==> flow/design.v (excerpt) <==
module copyEngine  #(
    parameter DATA_WIDTH       = 64,
    parameter ADDR_WIDTH       = 32,
    parameter LEN              = 16,
    parameter FULL_WORD_SIZE   = DATA_WIDTH / 8
) (
    input                             rstn,
    input                             clk,
    input                             src_dw_sel_i, 
    input                             dst_dw_sel_i, 
    input                             copy_i,
    input                             set_i,
    input        [7:0]                setVal_i,
    input                             flush_i,
    input        [LEN-1:0]            len_i,
    input        [ADDR_WIDTH-1:0]     src_i,
    input        [ADDR_WIDTH-1:0]     dst_i,
    output logic                      done_o,
    output logic                      mem_re_r,
    output logic [ADDR_WIDTH-1:0]     mem_rad_r,
    input                             mem_rreq_rdy,
    input        [DATA_WIDTH-1:0]     mem_rdat,
    input                             mem_rdat_rdy,
    output logic [FULL_WORD_SIZE-1:0] mem_bwe_r,
    output logic [ADDR_WIDTH-1:0]     mem_wad_r,
    output logic [DATA_WIDTH-1:0]     mem_wdat_r,
    input                             mem_wreq_rdy,
    output logic                      flush_r,
    output logic [ADDR_WIDTH-1:0]     cmd_adr_r,
    input                             cmd_rdy
);
clock: 2.35 ns
lec_check: 0
abc_area: 1
cap_margin: 20
core_margin: 2
core_utilization: 72
cts_cluster_size: 14
slew_margin: 20
run.sh (not shown) runs the stock make flow with config.mk's settings and CLKGATE_MAP_FILE=.
The first run never finished: it broke off in 5_1_grt on GRT-0116.
Then changed:
- ABC_AREA: 1 -> not set
- CORE_UTILIZATION: 72 -> 40
- CTS_CLUSTER_SIZE: 14 -> not set
- clock period: 2.35 -> 9.49 ns (I/O delays scaled with it)
Effect: The new run completed without violations; area after synthesis falls by a few percent; die size grows by well over a third; synthesized cell count falls by a quarter to a third.
Then changed:
- ABC_AREA: not set -> 1
- CORE_ASPECT_RATIO: not set -> 1.42
- CORE_UTILIZATION: 40 -> 72
- CTS_CLUSTER_DIAMETER: not set -> 171
- CTS_CLUSTER_SIZE: not set -> 10
- clock period: 9.49 -> 3.77 ns (I/O delays scaled with it)
Outcome: This time the run did not get past 5_1_grt (GRT-0232). Die area fell by well over a third. Area after synthesis rose by a few percent. Synthesized cell count rose by well over a third.

---

copyEngine again, from the RTL that the note above started with.
==> flow/config.mk <==
export PLATFORM = sky130hd
export DESIGN_NAME = copyEngine
export DESIGN_NICKNAME = copyEngine
export VERILOG_FILES = /design/flow/design.v
export SDC_FILE = /design/flow/constraint.sdc
export NUM_CORES = 4
export LEC_CHECK = 0
export CAP_MARGIN = 20
export CORE_MARGIN = 2
export CORE_UTILIZATION = 72
export CTS_CLUSTER_DIAMETER = 363
export CTS_CLUSTER_SIZE = 14
export PLACE_DENSITY_LB_ADDON = 0.01
export SETUP_SLACK_MARGIN = 0.79
export SLEW_MARGIN = 20
==> flow/constraint.sdc <==
create_clock -name core_clock -period 2.73 [get_ports {clk}]
set_input_delay 0.5460 -clock core_clock [delete_from_list [all_inputs] [get_ports {clk}]]
set_output_delay 0.5460 -clock core_clock [all_outputs]
set_load 0.01 [all_outputs]
The baseline died in clock tree synthesis (4_1_cts).
Then changed:
Settings changed: CORE_UTILIZATION 72 to 32, CTS_CLUSTER_DIAMETER 363 to default, CTS_CLUSTER_SIZE 14 to default, PLACE_DENSITY_LB_ADDON 0.01 to default, SETUP_SLACK_MARGIN 0.79 to default.
Clock period 2.73 ns to 13.5 ns, I/O delays scaled along.
Outcome:
- This time the run finished clean
- synthesized area stays the same
- die area is higher by 120%
- synthesized cell count stays the same

---

## indigo
copyEngine again, from the RTL that the note above started with.
export LEC_CHECK = 0
export ABC_AREA = 0
export CAP_MARGIN = 30
export CELL_PAD_IN_SITES_DETAIL_PLACEMENT = 1
export CELL_PAD_IN_SITES_GLOBAL_PLACEMENT = 1
export CORE_ASPECT_RATIO = 0.99
export CORE_MARGIN = 9
export CORE_UTILIZATION = 40
export CTS_CLUSTER_DIAMETER = 36
export CTS_CLUSTER_SIZE = 52
export MAX_ROUTING_LAYER = met4
export MIN_ROUTING_LAYER = met2
export SLEW_MARGIN = 20
create_clock -name core_clock -period 11.5 [get_ports {clk}]
indigo went all the way through synthesis, placement and routing and the layout is clean on timing, DRC and antenna.
Setup changes, indigo to amber
- a deleted CELL_PAD_IN_SITES_GLOBAL_PLACEMENT that had been 1
- a deleted ABC_AREA that had been 0
- a change of CAP_MARGIN from 30 to 20
- a deleted CORE_ASPECT_RATIO that had been 0.99
- a deleted CTS_CLUSTER_DIAMETER that had been 36
- an added HOLD_SLACK_MARGIN of 0.29
- a change of CORE_MARGIN from 9 to 2
- a change of CORE_UTILIZATION from 40 to 65
- a deleted MAX_ROUTING_LAYER that had been met4
- a deleted CELL_PAD_IN_SITES_DETAIL_PLACEMENT that had been 1
- a deleted MIN_ROUTING_LAYER that had been met2
- an added SETUP_SLACK_MARGIN of 1.85
- a change of CTS_CLUSTER_SIZE from 52 to 50
- a change of the clock period (ns, I/O delays scaled along) from 11.5 to 7.21
Results
Layout checks on amber: not met. Flow itself completed; violations: setup timing. amber vs indigo on sum of negative setup slack: amber is the lower one. Changes observed in amber relative to indigo: number of vias in the routed layout now smaller; relative area of non-clock buffer cells in the final design moved up; number of non-clock buffers has increased; synthesis-to-layout area growth moved up. Row overall power after layout: amber higher / indigo lower. Of indigo and amber, the run reporting the lower leakage power was indigo.
Setup changes, amber to pepper
- CORE_UTILIZATION changed from 65 to 40
- CTS_CLUSTER_SIZE removed (was 50)
- SETUP_SLACK_MARGIN removed (was 1.85)
- HOLD_SLACK_MARGIN removed (was 0.29)
- the clock period (ns, I/O delays scaled along) changed from 7.21 to 14.6
Compared with amber, pepper shows a higher critical-path maximum fanout. Summary of pepper over amber: fraction of synthesis flops using an asynchronous set or reset pin has remained practically unchanged, power in sequential cells has decreased, overall via count from detail_route has decreased, fraction of met2 tracks used by global routing has decreased. Total power of pepper is lower than that of amber. Against amber, count of buffers not belonging to the clock network in the layout in pepper fell by more than a quarter. Area added between synthesis and finish for pepper is lower than for amber. Status for pepper and amber: clean finish in pepper only. Compared with amber, pepper shows share of power burned in the clock network higher by 3.4 points. Relative to amber, pre-CTS setup slack has gone up in pepper.
## Diff of input files: harbor against pepper
- CTS_CLUSTER_SIZE newly set to 42
- CORE_UTILIZATION changed from 40 to 72
- SETUP_SLACK_MARGIN newly set to 0.79
- CTS_CLUSTER_DIAMETER newly set to 27
- CORE_ASPECT_RATIO newly set to 1.72
- PLACE_DENSITY_LB_ADDON newly set to 0.01
- the clock period (ns, I/O delays scaled along) changed from 14.6 to 2.67
### Flow results
[compare] base=pepper new=harbor: standard cell area after detailed placement rose by 10%; weighted congestion at the end of routability-driven global placement rose by about 23%; HPWL after detailed placement rose by 37%.
harbor did not finish: a tool error stopped it during clock tree synthesis (4_1_cts).
pepper: flow completed, timing, DRC and antenna clean
Summary of harbor over pepper: complex-gate fraction of the synthesized area closely matched the old numbers, mux contribution to synthesized area closely matched the old numbers, pre-CTS setup slack decreased by 8790 ps relative to the old numbers, number of placed instances with taps included closely matched the old numbers, starting density of the core increased by 32 points relative to the old numbers.
On I/O pin count, harbor tracks pepper almost exactly.
When the final numbers for pepper and harbor were put side by side, the die area turned out to be smaller in harbor.
harbor vs pepper — area inside the core boundary dropped by more than a quarter
Input-level comparison between ember and harbor:
- CORE_ASPECT_RATIO removed (was 1.72)
- CTS_CLUSTER_DIAMETER removed (was 27)
- ABC_AREA newly set to 1
- SETUP_SLACK_MARGIN removed (was 0.79)
- PLACE_DENSITY_LB_ADDON removed (was 0.01)
- CTS_CLUSTER_SIZE changed from 42 to 10
- the clock period (ns, I/O delays scaled along) changed from 2.67 to 2.35
## What came out
- The log for ember ends in global routing (5_1_grt) with error GRT-0116, so the run never completed.
- On combined area of all synthesized cells, harbor beats ember.
- The run showing the greater post-synthesis compound-gate area fraction is ember.
- Going from harbor to ember, placed instance area grew by a few percent.
- harbor -> ember: average footprint of a synthesized cell decreased by more than 10%
- ember reports a lower share of cell area taken by muxes after synthesis than harbor does.
- On HPWL reported at the end of detailed placement, ember does better than harbor.
- ember vs harbor — portion of the post-synthesis area used by sequential elements dropped 1.9 points.
#### Input delta (willow over ember)
- CORE_UTILIZATION now 70, was 72
- CTS_CLUSTER_SIZE no longer set, was 10
- ABC_AREA no longer set, was 1
- the clock period (ns, I/O delays scaled along) now 3.36, was 2.35
The runs compared here, willow and ember, all ended either early or with open violations. willow did not finish; the tool stopped in global routing (5_1_grt) with error GRT-0116. The run showing the smaller number of placement rows is willow. Taking ember as the reference, in willow number of distinct library cells after synthesis went up, core footprint went down. willow gives more area fraction in mux cells than ember did. Looking at synthesized cell count, willow sits about 27% lower than ember does. Share of the yosys chip area belonging to registers (lower): ember.

---

Starting RTL as in the previous note.
make LEC_CHECK=0 ABC_AREA=0 CAP_MARGIN=20 CORE_ASPECT_RATIO=1.08 CORE_MARGIN=4 CORE_UTILIZATION=72 CTS_CLUSTER_DIAMETER=33 CTS_CLUSTER_SIZE=58 MAX_ROUTING_LAYER=met5 PLACE_DENSITY_LB_ADDON=0.0 SETUP_SLACK_MARGIN=2.2 SLEW_MARGIN=15 TNS_END_PERCENT=70 finish   # period 7.11 ns
The baseline aborted during global routing (5_1_grt), error GRT-0116.
Edit:
CORE_UTILIZATION = 54   (was 72)
CTS_CLUSTER_DIAMETER = 359   (was 33)
CTS_CLUSTER_SIZE = unset   (was 58)
PLACE_DENSITY_LB_ADDON = unset   (was 0.0)
SETUP_SLACK_MARGIN = 0.55   (was 2.2)
clock period = 5.27 ns   (was 7.11 ns; I/O delays follow)
Effect: With this change the flow produced a layout that fails on negative setup slack; synthesized area does not change; die size increases by about 32%; synthesized cell count does not change.
Edit:
ABC_AREA = 1   (was 0)
CORE_ASPECT_RATIO = unset   (was 1.08)
CORE_MARGIN = 2   (was 4)
CORE_UTILIZATION = 72   (was 54)
CTS_CLUSTER_DIAMETER = unset   (was 359)
MAX_ROUTING_LAYER = unset   (was met5)
SETUP_SLACK_MARGIN = unset   (was 0.55)
SLEW_MARGIN = 20   (was 15)
TNS_END_PERCENT = 5   (was 70)
clock period = 2.35 ns   (was 5.27 ns; I/O delays follow)
With this change the flow stopped in global routing (5_1_grt).
Die area decreases by 24%.
Synthesized area went up by 3.8%.
Synthesized cell count came out higher by 37%.
Edit:
CORE_UTILIZATION = 69   (was 72)
TNS_END_PERCENT = unset   (was 5)
clock period = 4.34 ns   (was 2.35 ns; I/O delays follow)
Outcome: The changed run finished with negative setup slack left; die area went up by 4.3%; synthesized area does not change; synthesized cell count stays the same.
Edit:
ABC_AREA = unset   (was 1)
CORE_UTILIZATION = 72   (was 69)
clock period = 2.68 ns   (was 4.34 ns; I/O delays follow)
Result: This time the run died in clock tree synthesis (4_1_cts) with DPL-0033. Synthesized cell count fell by about 27%. Die size fell by about 7.5%. Area after synthesis fell by 3.6%.

---

onyx:
copyEngine again, from the RTL that the note above started with.
clock: 3.77 ns
lec_check: 0
abc_area: 1
cap_margin: 20
core_aspect_ratio: 1.42
core_margin: 2
core_utilization: 72
slew_margin: 20
Tool error GRT-0116 stopped onyx during global routing; no final results.
Here is what was changed in the inputs of violet compared with onyx.
- swapping 2 for 6 in CORE_MARGIN
- swapping 72 for 40 in CORE_UTILIZATION
- putting MAX_ROUTING_LAYER at met4 where nothing was set
- clearing CORE_ASPECT_RATIO, which used to be 1.42
- clearing ABC_AREA, which used to be 1
- swapping 3.77 for 10.0 in the clock period (ns, I/O delays scaled along)
[summary]
Between onyx and violet, the flow reports number of distinct library cell variants in the gate-level netlist after synthesis increasing by more than half.
The remaining runs in onyx and violet completed every stage, whereas onyx halted early.
Flow for onyx halted at global routing, error code GRT-0116.
The area fraction in full adders, half adders and majority gates was comparable across onyx and violet.
Diff onyx and violet: number of gates resized after CTS lower in violet
In violet relative to onyx, placer's final routability congestion estimate had gone down by more than 10%.
Note that the post-synthesis area per instance recorded for onyx amounts to 0.76 times the value seen in violet.
Port buffer count came out exactly the same in onyx and violet.
[violet] multiplexer share of the synthesized area rose 11 points relative to onyx

---

copyEngine again, from the RTL that the note above started with.
clock: 5.61 ns
lec_check: 0
abc_area: 0
cap_margin: 20
core_aspect_ratio: 1.08
core_margin: 4
core_utilization: 54
cts_cluster_diameter: 326
max_routing_layer: met5
setup_slack_margin: 0.92
slew_margin: 15
tns_end_percent: 70
The baseline ran to the end with violations: negative setup slack.
Change:
Settings changed: CORE_MARGIN 4 to 2, CORE_UTILIZATION 54 to 72, CTS_CLUSTER_DIAMETER 326 to 33, CTS_CLUSTER_SIZE set to 58, PLACE_DENSITY_LB_ADDON set to 0.0, SETUP_SLACK_MARGIN 0.92 to 2.05.
Clock period 5.61 ns to 7.11 ns, I/O delays scaled along.
The changed run did not get past global routing (GRT-0116).
Synthesized area does not change.
Synthesized cell count is unchanged.
Die area went down by 27%.
Change:
Settings changed: CORE_MARGIN 2 to 4, CORE_UTILIZATION 72 to 58, CTS_CLUSTER_SIZE 58 to not set, SETUP_SLACK_MARGIN 2.05 to 2.2.
With this change the flow completed, yet does not pass: negative setup slack.
Die size came out higher by 27%.
Synthesized area is unchanged.
Synthesized cell count stays the same.
Power and IR drop assume default switching activity.
